## money_clicker
module money_clicker(clk, rst, key_data, key_valid, tick, money, asset, HEX0, HEX1, HEX2, HEX3, HEX4, HEX5);
Size: roughly 3,400 cells after synthesis, roughly 150 flip-flops, about 100 I/O pins.
export LEC_CHECK = 0
export ABC_AREA = 1
export CAP_MARGIN = 35
export CELL_PAD_IN_SITES_DETAIL_PLACEMENT = 1
export CELL_PAD_IN_SITES_GLOBAL_PLACEMENT = 1
export CORE_MARGIN = 5
export CORE_UTILIZATION = 40
export CTS_CLUSTER_DIAMETER = 86
export CTS_CLUSTER_SIZE = 82
export GPL_ROUTABILITY_DRIVEN = 1
export SLEW_MARGIN = 15
export TNS_END_PERCENT = 15
create_clock -name core_clock -period 40.5 [get_ports {clk}]
run.sh (not shown) runs the stock make flow with config.mk's settings and CLKGATE_MAP_FILE=.
The starting point finished with timing, DRC and antenna clean.
==> next run, changes <==
==> flow/config.mk (replaced) <==
export PLATFORM = sky130hd
export DESIGN_NAME = money_clicker
export DESIGN_NICKNAME = money_clicker
export VERILOG_FILES = /design/flow/design.v
export SDC_FILE = /design/flow/constraint.sdc
export NUM_CORES = 4
export LEC_CHECK = 0
export CAP_MARGIN = 20
export CORE_MARGIN = 2
export CORE_UTILIZATION = 56
export SLEW_MARGIN = 20
==> flow/constraint.sdc (replaced) <==
create_clock -name core_clock -period 24.0 [get_ports {clk}]
set_input_delay 4.8000 -clock core_clock [delete_from_list [all_inputs] [get_ports {clk}]]
set_output_delay 4.8000 -clock core_clock [all_outputs]
set_load 0.01 [all_outputs]
Final cell count climbs by 0.92%. Cell area climbs by 18%. Global-route usage climbs by 6.7 points. Core utilization climbs by 18 points. Die size drops by 20%. Hold slack improves by 0.031 ns. Sequential cell count stays the same. Setup slack degrades by 15 ns.
==> next run, changes <==
--- a/flow/config.mk
+++ b/flow/config.mk
@@ -6,6 +6,9 @@
 export NUM_CORES = 4
 export LEC_CHECK = 0
+export ABC_AREA = 1
 export CAP_MARGIN = 20
 export CORE_MARGIN = 2
-export CORE_UTILIZATION = 56
+export CORE_UTILIZATION = 72
+export CTS_CLUSTER_SIZE = 98
 export SLEW_MARGIN = 20
+export TNS_END_PERCENT = 5
==> flow/constraint.sdc (replaced) <==
create_clock -name core_clock -period 14.1 [get_ports {clk}]
set_input_delay 2.8200 -clock core_clock [delete_from_list [all_inputs] [get_ports {clk}]]
set_output_delay 2.8200 -clock core_clock [all_outputs]
set_load 0.01 [all_outputs]
The new run stopped in global routing (5_1_grt) with GRT-0232.
Die area came out lower by about 34%.
Synthesized cell count falls by about 5%.
Synthesized area falls by 15%.

money_clicker again, from the RTL that the note above started with.
export LEC_CHECK = 0
export CAP_MARGIN = 25
export CORE_ASPECT_RATIO = 1.63
export CORE_MARGIN = 2
export CORE_UTILIZATION = 60
export CTS_CLUSTER_DIAMETER = 27
export CTS_CLUSTER_SIZE = 78
export GPL_ROUTABILITY_DRIVEN = 1
export MAX_ROUTING_LAYER = met5
export MIN_ROUTING_LAYER = met1
export PLACE_DENSITY_LB_ADDON = 0.03
export SETUP_SLACK_MARGIN = 1.11
export SLEW_MARGIN = 20
create_clock -name core_clock -period 18.9 [get_ports {clk}]
The starting point completed, yet does not pass: negative setup slack.
Then changed:
- CORE_UTILIZATION: 60 -> 20
- CTS_CLUSTER_DIAMETER: 27 -> 143
- GPL_TIMING_DRIVEN: default -> 0
- MIN_ROUTING_LAYER: met1 -> met2
- PLACE_DENSITY_LB_ADDON: 0.03 -> 0.11
- clock period: 18.9 -> 13.3 ns (I/O delays scaled with it)
What happened: The new run completed and failed the layout checks on negative setup slack. Area after synthesis is unchanged. Register-to-register slack loses 7100 ps. Synthesized cell count is unchanged. Sequential share of layout area falls by 0.43 points. Via count rises by 23%. Hold slack loses 13 ps. Cell area rises by 5.0%. First-iteration DRC count rises by 59%.
Then changed:
- ABC_AREA: default -> 1
- CAP_MARGIN: 25 -> 20
- CORE_ASPECT_RATIO: 1.63 -> 0.5
- CORE_UTILIZATION: 20 -> 64
- CTS_CLUSTER_DIAMETER: 143 -> 358
- CTS_CLUSTER_SIZE: 78 -> 96
- GPL_ROUTABILITY_DRIVEN: 1 -> default
- GPL_TIMING_DRIVEN: 0 -> default
- MAX_ROUTING_LAYER: met5 -> default
- MIN_ROUTING_LAYER: met2 -> default
- PLACE_DENSITY: default -> 0.42
- PLACE_DENSITY_LB_ADDON: 0.11 -> default
- SETUP_SLACK_MARGIN: 1.11 -> default
=>
- The new run aborted during 5_1_grt (GRT-0228)
- synthesized area fell by about a fifth
- die area decreases by well over a third
- synthesized cell count drops by a few percent
Then changed:
- ABC_AREA: 1 -> default
- CAP_MARGIN: 20 -> 25
- CORE_ASPECT_RATIO: 0.5 -> 1.63
- CORE_UTILIZATION: 64 -> 20
- CTS_CLUSTER_DIAMETER: 358 -> default
- CTS_CLUSTER_SIZE: 96 -> 78
- GPL_ROUTABILITY_DRIVEN: default -> 1
- MAX_ROUTING_LAYER: default -> met5
- MIN_ROUTING_LAYER: default -> met2
- PLACE_DENSITY: 0.42 -> default
- PLACE_DENSITY_LB_ADDON: default -> 0.03
- SETUP_SLACK_MARGIN: default -> 1.11
Now the flow reached the layout checks and failed them: negative setup slack. Area after synthesis goes up by 18%. Synthesized cell count goes up by 5.3%. Die size goes up to 3.7 times its value.
Then changed:
- ABC_AREA: default -> 1
- CAP_MARGIN: 25 -> 20
- CORE_ASPECT_RATIO: 1.63 -> default
- CORE_UTILIZATION: 20 -> 62
- CTS_CLUSTER_DIAMETER: default -> 358
- CTS_CLUSTER_SIZE: 78 -> 96
- GPL_ROUTABILITY_DRIVEN: 1 -> default
- MAX_ROUTING_LAYER: met5 -> default
- MIN_ROUTING_LAYER: met2 -> default
- PLACE_DENSITY: default -> 0.42
- PLACE_DENSITY_LB_ADDON: 0.03 -> default
- SETUP_SLACK_MARGIN: 1.11 -> default
- TNS_END_PERCENT: default -> 10
The new run finished but failed the layout checks on negative setup slack.
Synthesized area fell by 15%.
Final area fell by 27%.
Setup slack is better by 1100 ps.
Maximum frequency rose by 6.6%.

Setup of alpha:
money_clicker again, from the RTL that the note above started with.
Settings: LEC_CHECK=0, ABC_AREA=0, CAP_MARGIN=35, CELL_PAD_IN_SITES_GLOBAL_PLACEMENT=1, CORE_ASPECT_RATIO=0.5, CORE_MARGIN=2, CORE_UTILIZATION=33, CTS_CLUSTER_DIAMETER=77, CTS_CLUSTER_SIZE=100, PLACE_DENSITY=0.89, SLEW_MARGIN=5, TNS_END_PERCENT=15; clock period 25.0 ns.
Input-level comparison between beta and alpha:
==> flow/config.mk <==
export PLATFORM = sky130hd
export DESIGN_NAME = money_clicker
export DESIGN_NICKNAME = money_clicker
export VERILOG_FILES = /design/flow/design.v
export SDC_FILE = /design/flow/constraint.sdc
export NUM_CORES = 4
export LEC_CHECK = 0
export ABC_AREA = 1
export CAP_MARGIN = 30
export CELL_PAD_IN_SITES_DETAIL_PLACEMENT = 2
export CORE_MARGIN = 7
export CORE_UTILIZATION = 40
export GPL_ROUTABILITY_DRIVEN = 1
export MIN_ROUTING_LAYER = met2
export SETUP_SLACK_MARGIN = 3.12
export SLEW_MARGIN = 40
export TNS_END_PERCENT = 55
==> comparison <==
Count of different cell masters after synthesis: beta vs alpha down 76. On share of synthesized cell area in full adder, half adder and majority cells, the higher figure sits with beta, not alpha. beta: it failed with a tool error in global routing, so there are no final results. Taking alpha as the reference, in beta fraction of synthesis flops using an asynchronous set or reset pin held steady, multiplexer fraction of the synthesized cell area shrank by 3.6 points, global placer's final weighted congestion grew by 6.8%.
Modified inputs, gamma compared to beta
==> flow/config.mk <==
export PLATFORM = sky130hd
export DESIGN_NAME = money_clicker
export DESIGN_NICKNAME = money_clicker
export VERILOG_FILES = /design/flow/design.v
export SDC_FILE = /design/flow/constraint.sdc
export NUM_CORES = 4
export LEC_CHECK = 0
export CAP_MARGIN = 20
export CORE_MARGIN = 2
export CORE_UTILIZATION = 40
export SLEW_MARGIN = 20
==> comparison <==
gamma | status: complete | timing, DRC, antenna: pass. gamma vs beta, placed cell count went up by about 5%. Routability-driven placement congestion ratio is higher on beta. Between beta and gamma, chip area is lower for beta, gamma comes in above that. gamma against beta: core outline area +18%; overall die height +9.9 um; final HPWL from detailed placement -57000 um; area reported by Yosys stat +3800 um^2. Area fraction in and, or, nand and nor cells was higher in beta than in gamma.
Input changes introduced in delta (baseline for comparison: gamma):
==> flow/constraint.sdc <==
create_clock -name core_clock -period 24.0 [get_ports {clk}]
set_input_delay 4.8000 -clock core_clock [delete_from_list [all_inputs] [get_ports {clk}]]
set_output_delay 4.8000 -clock core_clock [all_outputs]
set_load 0.01 [all_outputs]
[summary]
Compared to gamma, delta has final worst-path setup slack 0.24 ns lower.
Relative to gamma, the logic gate fraction of the total cell area of delta is lower by 0.46 points.
From gamma to delta the numbers moved as follows: met1 usage went down by 0.23 points; number of placed instances, taps included was more or less identical; critical path depth went down by 2; worst hold slack went up by 0.0039 ns.

money_clicker again, from the RTL that the note above started with.
export LEC_CHECK = 0
export ABC_AREA = 1
export CAP_MARGIN = 25
export CORE_ASPECT_RATIO = 1.63
export CORE_MARGIN = 2
export CORE_UTILIZATION = 20
export CTS_CLUSTER_SIZE = 78
export GPL_ROUTABILITY_DRIVEN = 1
export GPL_TIMING_DRIVEN = 0
export MAX_ROUTING_LAYER = met5
export MIN_ROUTING_LAYER = met2
export PLACE_DENSITY_LB_ADDON = 0.03
export SETUP_SLACK_MARGIN = 3.84
export SLEW_MARGIN = 20
create_clock -name core_clock -period 13.3 [get_ports {clk}]
The first run reached the layout checks and failed them: negative setup slack.
Next try:
Settings changed: ABC_AREA 1 to 0, CAP_MARGIN 25 to 15, CELL_PAD_IN_SITES_DETAIL_PLACEMENT set to 2, CELL_PAD_IN_SITES_GLOBAL_PLACEMENT set to 3, CORE_MARGIN 2 to 3, CORE_UTILIZATION 20 to 48, PLACE_DENSITY set to 0.73, PLACE_DENSITY_LB_ADDON 0.03 to unset, SETUP_SLACK_MARGIN 3.84 to 1.11.
What happened:
- This time the run stopped in global placement without I/O (3_1_place_gp_skip_io)
- synthesized area is higher by 18%
- die area decreases by 49%
- synthesized cell count climbs by 5.3%
Next try:
Settings changed: ABC_AREA 0 to unset, CAP_MARGIN 15 to 25, CELL_PAD_IN_SITES_DETAIL_PLACEMENT 2 to unset, CELL_PAD_IN_SITES_GLOBAL_PLACEMENT 3 to unset, CORE_MARGIN 3 to 2, CORE_UTILIZATION 48 to 65, GPL_TIMING_DRIVEN 0 to unset, MIN_ROUTING_LAYER met2 to met1, PLACE_DENSITY 0.73 to unset.
Clock period 13.3 ns to 18.9 ns, I/O delays scaled along.
This time the run failed in global routing (5_1_grt); area after synthesis stays the same; die area drops by 27%; synthesized cell count is unchanged.
Next try:
Settings changed: CORE_UTILIZATION 65 to 45, GPL_TIMING_DRIVEN set to 0, PLACE_DENSITY_LB_ADDON set to 0.03.
Clock period 18.9 ns to 13.3 ns, I/O delays scaled along.
The changed run produced a layout that fails on negative setup slack.
Synthesized cell count does not change.
Die size is higher by 43%.
Synthesized area is unchanged.
Next try:
Settings changed: CORE_UTILIZATION 45 to 20, CTS_CLUSTER_DIAMETER set to 94, MIN_ROUTING_LAYER met1 to met2, SETUP_SLACK_MARGIN 1.11 to 3.89.
The new run finished with negative setup slack left; setup slack got worse by 0.24 ns; utilization is lower by 33 points; area after synthesis stays the same; critical path depth is lower by 2; count of clock-buffer cells in the layout is lower by 2; hold slack stays flat; design area is higher by 6.6%; wire length is higher by 26%; maximum frequency is lower by 1.3%.

build 9:
money_clicker again, from the RTL that the note above started with.
Settings: LEC_CHECK=0, CAP_MARGIN=20, CORE_MARGIN=2, CORE_UTILIZATION=61, CTS_CLUSTER_SIZE=57, PLACE_DENSITY_LB_ADDON=0.06, SETUP_SLACK_MARGIN=3.98, SLEW_MARGIN=20, TNS_END_PERCENT=5; clock period 13.9 ns.
The flow for build 9 finished, though final verification flagged negative setup slack.
Here is what was changed in the inputs of build 69 compared with build 9.
- swapping 3.98 for -1.27 in SETUP_SLACK_MARGIN
- clearing CTS_CLUSTER_SIZE, which used to be 57
- swapping 61 for 71 in CORE_UTILIZATION
- swapping 20 for 5 in CAP_MARGIN
- putting PLACE_DENSITY at 0.65 where nothing was set
- clearing PLACE_DENSITY_LB_ADDON, which used to be 0.06
- clearing TNS_END_PERCENT, which used to be 5
- swapping 13.9 for 19.3 in the clock period (ns, I/O delays scaled along)
Results
| build 69 | all stages done | FAIL | max-capacitance violations, max-slew violations, negative setup slack |
Synthesized netlist cell count: build 9 vs build 69 identical
Comparing build 9 and build 69, the higher portion of the clock cycle consumed by the worst path in the final layout was measured on build 9.
Against build 9, the final cell area of build 69 is lower.
In build 69, highest net fanout along the worst path is higher than in build 9.
Required time at the endpoint of the critical path was lower in build 9 than in build 69.
Delta(number of max-cap violations, build 69 - build 9) > 0
Total wirelength of the detailed-routed design, build 9 and build 69, lower one = build 69.
In the tables for build 9 and build 69, antenna diode count reads lower with build 69.
Between build 9 and build 69, the register share of the cell area is higher for build 69.
Build 69 vs build 9, met2 usage went down by 2.2 points.
The higher total placed cells including tap cells came out of build 9.
Relative to build 69, the following input files were edited for build 90:
- SETUP_SLACK_MARGIN removed (was -1.27)
- CAP_MARGIN changed from 5 to 20
- CORE_UTILIZATION changed from 71 to 57
- PLACE_DENSITY removed (was 0.65)
- the clock period (ns, I/O delays scaled along) changed from 19.3 to 13.9
==> results <==
global routing: build 90 exited with error
Summary of build 90 over build 69: number of buffers inserted to repair setup after CTS up 178; chip area up about 24%; average footprint of a synthesized cell flat.
Compared with build 69, build 90 shows number of cell rows higher by 8.
Relative to build 90, the following input files were edited for build 16:
- CTS_CLUSTER_DIAMETER newly set to 238
- ABC_AREA newly set to 1
- PLACE_DENSITY_LB_ADDON newly set to 0.2
- CORE_UTILIZATION changed from 57 to 72
- the clock period (ns, I/O delays scaled along) changed from 13.9 to 21.6
### Flow results
- Both conditions hold for build 16: the flow ran to the end and the final layout passed the timing, design-rule and antenna checks.
- Summary of build 16 over build 90: pre-CTS setup slack rose by 6680 ps, synthesized area per cell dropped 11%.
- Delta (build 16 minus build 90): post-synthesis chip area from yosys dropped about 15%; die span in x dropped 38 µm.
- As of build 16, area of the core had fallen by more than a quarter compared to build 90.
Input changes introduced in build 92 (baseline for comparison: build 16):
- removing CTS_CLUSTER_DIAMETER (formerly 238)
- removing ABC_AREA (formerly 1)
- removing PLACE_DENSITY_LB_ADDON (formerly 0.2)
- setting SETUP_SLACK_MARGIN to -1.27 for the first time
- changing CORE_UTILIZATION from 72 to 66
- changing the clock period (ns, I/O delays scaled along) from 21.6 to 19.3
## What came out
Of build 92 and build 16, only build 16 finishes the flow clean. Status build 92: flow complete, layout not clean - negative setup slack. First-iteration DRC count: build 92 vs build 16 up 61%. Compared with build 16, in build 92 post-detailed-placement half-perimeter wirelength now larger, yosys stat chip area increased about 18%. datapath.money[19] as the startpoint of the worst setup timing path was reported by build 92, and datapath.money[20] by build 16. Final wirelength in build 92 vs build 16: up about 40%. Build 92 vs. build 16: setup slack dropped 3180 ps; xor/xnor cell area share of the yosys netlist dropped 0.32 points; transition time of the tightest slew-check pin dropped 75 ps. Build 92 ends up with lower sequential share of layout area than build 16 does.
Inputs modified between build 92 and build 39:
- a change of SETUP_SLACK_MARGIN from -1.27 to 4.48
- an added ABC_AREA of 1
- an added CTS_CLUSTER_DIAMETER of 209
- an added PLACE_DENSITY_LB_ADDON of 0.08
- a change of CORE_UTILIZATION from 66 to 72
- a change of the clock period (ns, I/O delays scaled along) from 19.3 to 15.1
Flow for build 39 halted at global routing, error code GRT-0116.
In build 92 the implementation completed, yet the final layout does not meet the checks, the culprit being negative setup slack.
Re height of the chip: build 39 and build 92 aren't equal, and the higher value belongs to build 92.
Summary of build 39 over build 92: starting density of the core climbed 5.7 points, Yosys chip area dropped about 15%, xor and xnor area share after synthesis climbed 0.32 points, number of core rows dropped 8, placer congestion estimate barely changed.
Area after synthesis for build 39 is lower than for build 92.
